## job 1058
Design life16, start of the top module:
module life16(
    input clk,
    input load,
    input [255:0] data,
    output reg [255:0] q);
For scale: about 7200 cells after synthesis, about 260 flip-flops, about 510 I/O pins, ~0.059 sq mm of cells after synthesis.
export LEC_CHECK = 0
export ABC_AREA = 1
export CAP_MARGIN = 10
export CORE_MARGIN = 2
export CORE_UTILIZATION = 72
export SETUP_SLACK_MARGIN = -0.24
export SLEW_MARGIN = 20
export TNS_END_PERCENT = 5
create_clock -name core_clock -period 2.52 [get_ports {clk}]
run.sh (not shown) runs the stock make flow with config.mk's settings and CLKGATE_MAP_FILE=.
Job 1058: it failed with a tool error in global routing (5_1_grt), so there are no final results.
Inputs modified between job 1058 and job 889:
diff --git a/flow/config.mk b/flow/config.mk
--- a/flow/config.mk
+++ b/flow/config.mk
@@ -8,2 +8 @@
-export ABC_AREA = 1
-export CAP_MARGIN = 10
+export CAP_MARGIN = 40
@@ -12 +11,3 @@
-export SETUP_SLACK_MARGIN = -0.24
+export CTS_CLUSTER_DIAMETER = 304
+export CTS_CLUSTER_SIZE = 100
+export PLACE_DENSITY = 0.41
@@ -14 +15 @@
-export TNS_END_PERCENT = 5
+export TNS_END_PERCENT = 10
==> flow/constraint.sdc <==
create_clock -name core_clock -period 1.85 [get_ports {clk}]
set_input_delay 0.3700 -clock core_clock [delete_from_list [all_inputs] [get_ports {clk}]]
set_output_delay 0.3700 -clock core_clock [all_outputs]
set_load 0.01 [all_outputs]
[summary]
Changes observed in job 889 relative to job 1058: HPWL after detailed placement grew by 11%; die area shrank by 3.5%; post-synthesis instance area shrank by 3.5%. The net count of the mapped netlist in job 889 was lower than what job 1058 gave. As for a clean layout from job 1058 and job 889, there is none. Job 1058 → job 889: yosys synthesis chip area shrank by about 3.5%; setup slack at placement shrank by 1.23 ns; count of instantiated cells in the yosys netlist shrank by 1520; simple-gate portion of the synthesized area shrank by 6.8 points. Lower area fraction in mux cells goes to job 1058 over job 889. Job 889 vs job 1058: area of the core down by a few percent. Job 889 ended with less vertical extent of the die than job 1058.
Input changes introduced in job 7407 (baseline for comparison: job 889):
==> flow/config.mk <==
export PLATFORM = sky130hd
export DESIGN_NAME = life16
export DESIGN_NICKNAME = life16
export VERILOG_FILES = /design/flow/design.v
export SDC_FILE = /design/flow/constraint.sdc
export NUM_CORES = 4
export LEC_CHECK = 0
export CAP_MARGIN = 20
export CORE_MARGIN = 2
export CORE_UTILIZATION = 59
export SLEW_MARGIN = 20
==> flow/constraint.sdc <==
create_clock -name core_clock -period 2.52 [get_ports {clk}]
set_input_delay 0.5040 -clock core_clock [delete_from_list [all_inputs] [get_ports {clk}]]
set_output_delay 0.5040 -clock core_clock [all_outputs]
set_load 0.01 [all_outputs]
### Flow results
Job 7407 -> stages 100% | layout checks FAIL | setup timing
Job 889 → job 7407: number of cells in the design after placement went up by 134; area share of and-or/or-and cells after synthesis closely matched the old numbers; starting density of the core lower; worst slack at placement climbed 0.94 ns.
On half-perimeter wire length of the detailed placement result, job 7407 does better than job 889.
From job 889 to job 7407, mapped cell area did not move at all.
Total die size (job 889 / job 7407): 0.822
Job 7407 vs. job 889: routability-driven placement congestion ratio moved down, number of buffers inserted by port buffering has remained practically unchanged, die extent in x grew by 10%.
diff inputs: job 7407 => job 2398
diff --git a/flow/config.mk b/flow/config.mk
--- a/flow/config.mk
+++ b/flow/config.mk
@@ -8,0 +9,2 @@
+export CELL_PAD_IN_SITES_DETAIL_PLACEMENT = 1
+export CORE_ASPECT_RATIO = 1.66
@@ -10 +12 @@
-export CORE_UTILIZATION = 59
+export CORE_UTILIZATION = 40
==> flow/constraint.sdc <==
create_clock -name core_clock -period 5.0 [get_ports {clk}]
set_input_delay 1.0000 -clock core_clock [delete_from_list [all_inputs] [get_ports {clk}]]
set_output_delay 1.0000 -clock core_clock [all_outputs]
set_load 0.01 [all_outputs]
## What came out
The synthesized area on job 2398 is in line with that on job 7407.
In job 2398 relative to job 7407, number of global-route vias before repair had gone up slightly.
Measured against job 7407, the count of clock-net buffers in the final layout of job 2398 comes out at 0.871 times the reference value.
Reported for job 2398 and job 7407, chip area line of the yosys report turned out identical to the last digit.
Area: job 2398 vs job 7407 -> job 2398 smaller
Setup slack of the critical path after layout, job 2398 and job 7407, lower one = job 7407.
Job 2398 improves on job 7407 in worst hold slack.
No stage failed in job 2398, and the final checks on the layout all came back clean.
Taking job 7407 over job 2398, the routed length on met2 ratio works out to 0.887.

========
The RTL this note starts from:
==> flow/design.v <==
module life16(
    input clk,
    input load,
    input [255:0] data,
    output reg [255:0] q);
reg [3:0] sum;    
always @(posedge clk) begin
    if (load) begin q <= data; end
    else begin
        for (integer count = 0 ; count < 256 ; count++) begin
        if (count == 0) begin
            sum = q[1] + q[15] + q[16] + q[17] + q[31] + q[240] + q[241] +  q[255]; 
        end else if (count == 15) begin
            sum = q[14] + q[16] + q[0] + q[31] + q[240] + q[254] + q[30]  + q[255];
        end else if (count == 240) begin
            sum = q[0] + q[1] + q[15] + q[239] + q[241] + q[224] + q[225] + q[255];
        end else if (count == 255) begin
            sum = q[0] + q[14] +  q[15] + q[224] + q[238] + q[240] + q[239] + q[254];
        end else if (count > 0 && count < 15) begin
            sum = q[count -1] + q[count +1] + q[count +16] + q[count +15] + q[count +17] + q[count + 240] + q[count +239] + q[count +241];
        end else if (count % 16 == 0) begin 
            sum = q[count -1] + q[count +1] + q[count +15] + q[count +16] + q[count +17] + q[count -15] + q[count -16] + q[count +31];
        end else if (count % 16 == 15)  begin
            sum = q[count -1] + q[count +1] + q[count +15] + q[count -15]  + q[count +16] + q[count -16] + q[count -17]  + q[count -31];
        end else if (count > 240 && count < 255) begin
            sum = q[count -1] + q[count +1] + q[count - 15] + q[count - 16] + q[count - 17] + q[count - 240] + q[count - 241] + q[count - 239];
        end else begin
            sum = q[count -1] + q[count +1] + q[count -15] + q[count -16]  + q[count -17] + q[count +15] + q[count +16] + q[count +17];
        end
        if ((sum == 0 || sum == 1) || (sum >= 4)) begin
         	q[count] <= 0;
    	end else if (sum == 3) begin
         	q[count] <= 1;
    	end
    end
    end
end
endmodule
Settings: LEC_CHECK=0, CAP_MARGIN=25, CELL_PAD_IN_SITES_GLOBAL_PLACEMENT=2, CORE_ASPECT_RATIO=1.7, CORE_MARGIN=2, CORE_UTILIZATION=55, CTS_CLUSTER_SIZE=87, GPL_ROUTABILITY_DRIVEN=0, GPL_TIMING_DRIVEN=1, HOLD_SLACK_MARGIN=0.15, MAX_ROUTING_LAYER=met4, PLACE_DENSITY_LB_ADDON=0.3, SLEW_MARGIN=0, TNS_END_PERCENT=85; clock period 6.25 ns.
The first run completed without violations.
==> next run, changes <==
==> flow/config.mk (replaced) <==
export PLATFORM = sky130hd
export DESIGN_NAME = life16
export DESIGN_NICKNAME = life16
export VERILOG_FILES = /design/flow/design.v
export SDC_FILE = /design/flow/constraint.sdc
export NUM_CORES = 4
export LEC_CHECK = 0
export CAP_MARGIN = 35
export CELL_PAD_IN_SITES_GLOBAL_PLACEMENT = 0
export CORE_MARGIN = 2
export CORE_UTILIZATION = 72
export CTS_CLUSTER_SIZE = 81
export GPL_TIMING_DRIVEN = 1
export PLACE_DENSITY = 0.66
export SETUP_SLACK_MARGIN = 1.01
export SLEW_MARGIN = 0
==> flow/constraint.sdc (replaced) <==
create_clock -name core_clock -period 1.73 [get_ports {clk}]
set_input_delay 0.3460 -clock core_clock [delete_from_list [all_inputs] [get_ports {clk}]]
set_output_delay 0.3460 -clock core_clock [all_outputs]
set_load 0.01 [all_outputs]
=> This time the run did not get past 4_1_cts. Die size decreases by a quarter to a third. Synthesized area stays the same. Synthesized cell count is unchanged.
==> next run, changes <==
--- a/flow/config.mk
+++ b/flow/config.mk
@@ -10,7 +10,6 @@
 export CORE_MARGIN = 2
-export CORE_UTILIZATION = 72
-export CTS_CLUSTER_SIZE = 81
+export CORE_UTILIZATION = 69
+export CTS_CLUSTER_SIZE = 34
 export GPL_TIMING_DRIVEN = 1
-export PLACE_DENSITY = 0.66
-export SETUP_SLACK_MARGIN = 1.01
-export SLEW_MARGIN = 0
+export SETUP_SLACK_MARGIN = 1.03
+export SLEW_MARGIN = 15
==> flow/constraint.sdc (replaced) <==
create_clock -name core_clock -period 3.53 [get_ports {clk}]
set_input_delay 0.7060 -clock core_clock [delete_from_list [all_inputs] [get_ports {clk}]]
set_output_delay 0.7060 -clock core_clock [all_outputs]
set_load 0.01 [all_outputs]
This time the run stopped in 5_1_grt with GRT-0232.
Synthesized area does not change.
Die size is higher by 4.3%.
Synthesized cell count stays the same.

========
Starts from the design.v that is shown in full above.
clock: 1.85 ns
lec_check: 0
cap_margin: 40
core_aspect_ratio: 0.5
core_margin: 2
core_utilization: 72
cts_cluster_diameter: 304
cts_cluster_size: 100
place_density: 0.41
slew_margin: 20
tns_end_percent: 10
The baseline aborted during 4_1_cts (DPL-0033).
Edit:
- CAP_MARGIN: 40 -> 20
- CORE_ASPECT_RATIO: 0.5 -> unset
- CORE_UTILIZATION: 72 -> 67
- CTS_CLUSTER_DIAMETER: 304 -> unset
- CTS_CLUSTER_SIZE: 100 -> unset
- HOLD_SLACK_MARGIN: unset -> -0.09
- PLACE_DENSITY: 0.41 -> unset
- TNS_END_PERCENT: 10 -> unset
- clock period: 1.85 -> 4.07 ns (I/O delays scaled with it)
The new run ran to the end with no violations.
Die area went up by 7.2%.
Area after synthesis does not change.
Synthesized cell count is unchanged.
Edit:
- CORE_UTILIZATION: 67 -> 40
- HOLD_SLACK_MARGIN: -0.09 -> unset
- clock period: 4.07 -> 5.0 ns (I/O delays scaled with it)
Outcome:
- The new run completed without violations
- core utilization went down by 35 points
- final area came out lower by about 3.2%
- final cell count rises by 5.3%
- synthesized area stays the same
Edit:
- CAP_MARGIN: 20 -> 0
- CELL_PAD_IN_SITES_DETAIL_PLACEMENT: unset -> 1
- CORE_ASPECT_RATIO: unset -> 0.64
- CORE_MARGIN: 2 -> 7
- CORE_UTILIZATION: 40 -> 26
- CTS_CLUSTER_DIAMETER: unset -> 334
- GPL_TIMING_DRIVEN: unset -> 0
- HOLD_SLACK_MARGIN: unset -> 0.27
- MAX_ROUTING_LAYER: unset -> met5
- MIN_ROUTING_LAYER: unset -> met1
- SETUP_SLACK_MARGIN: unset -> -0.07
- SLEW_MARGIN: 20 -> 15
Setup slack degrades by 0.33 ns.
Cell count rises by 12%.
Non-clock buffer count falls by 72.
Global-route usage falls by 4.7 points.
Sequential share of layout area falls by 0.14 points.
Design area rises by 1.2%.
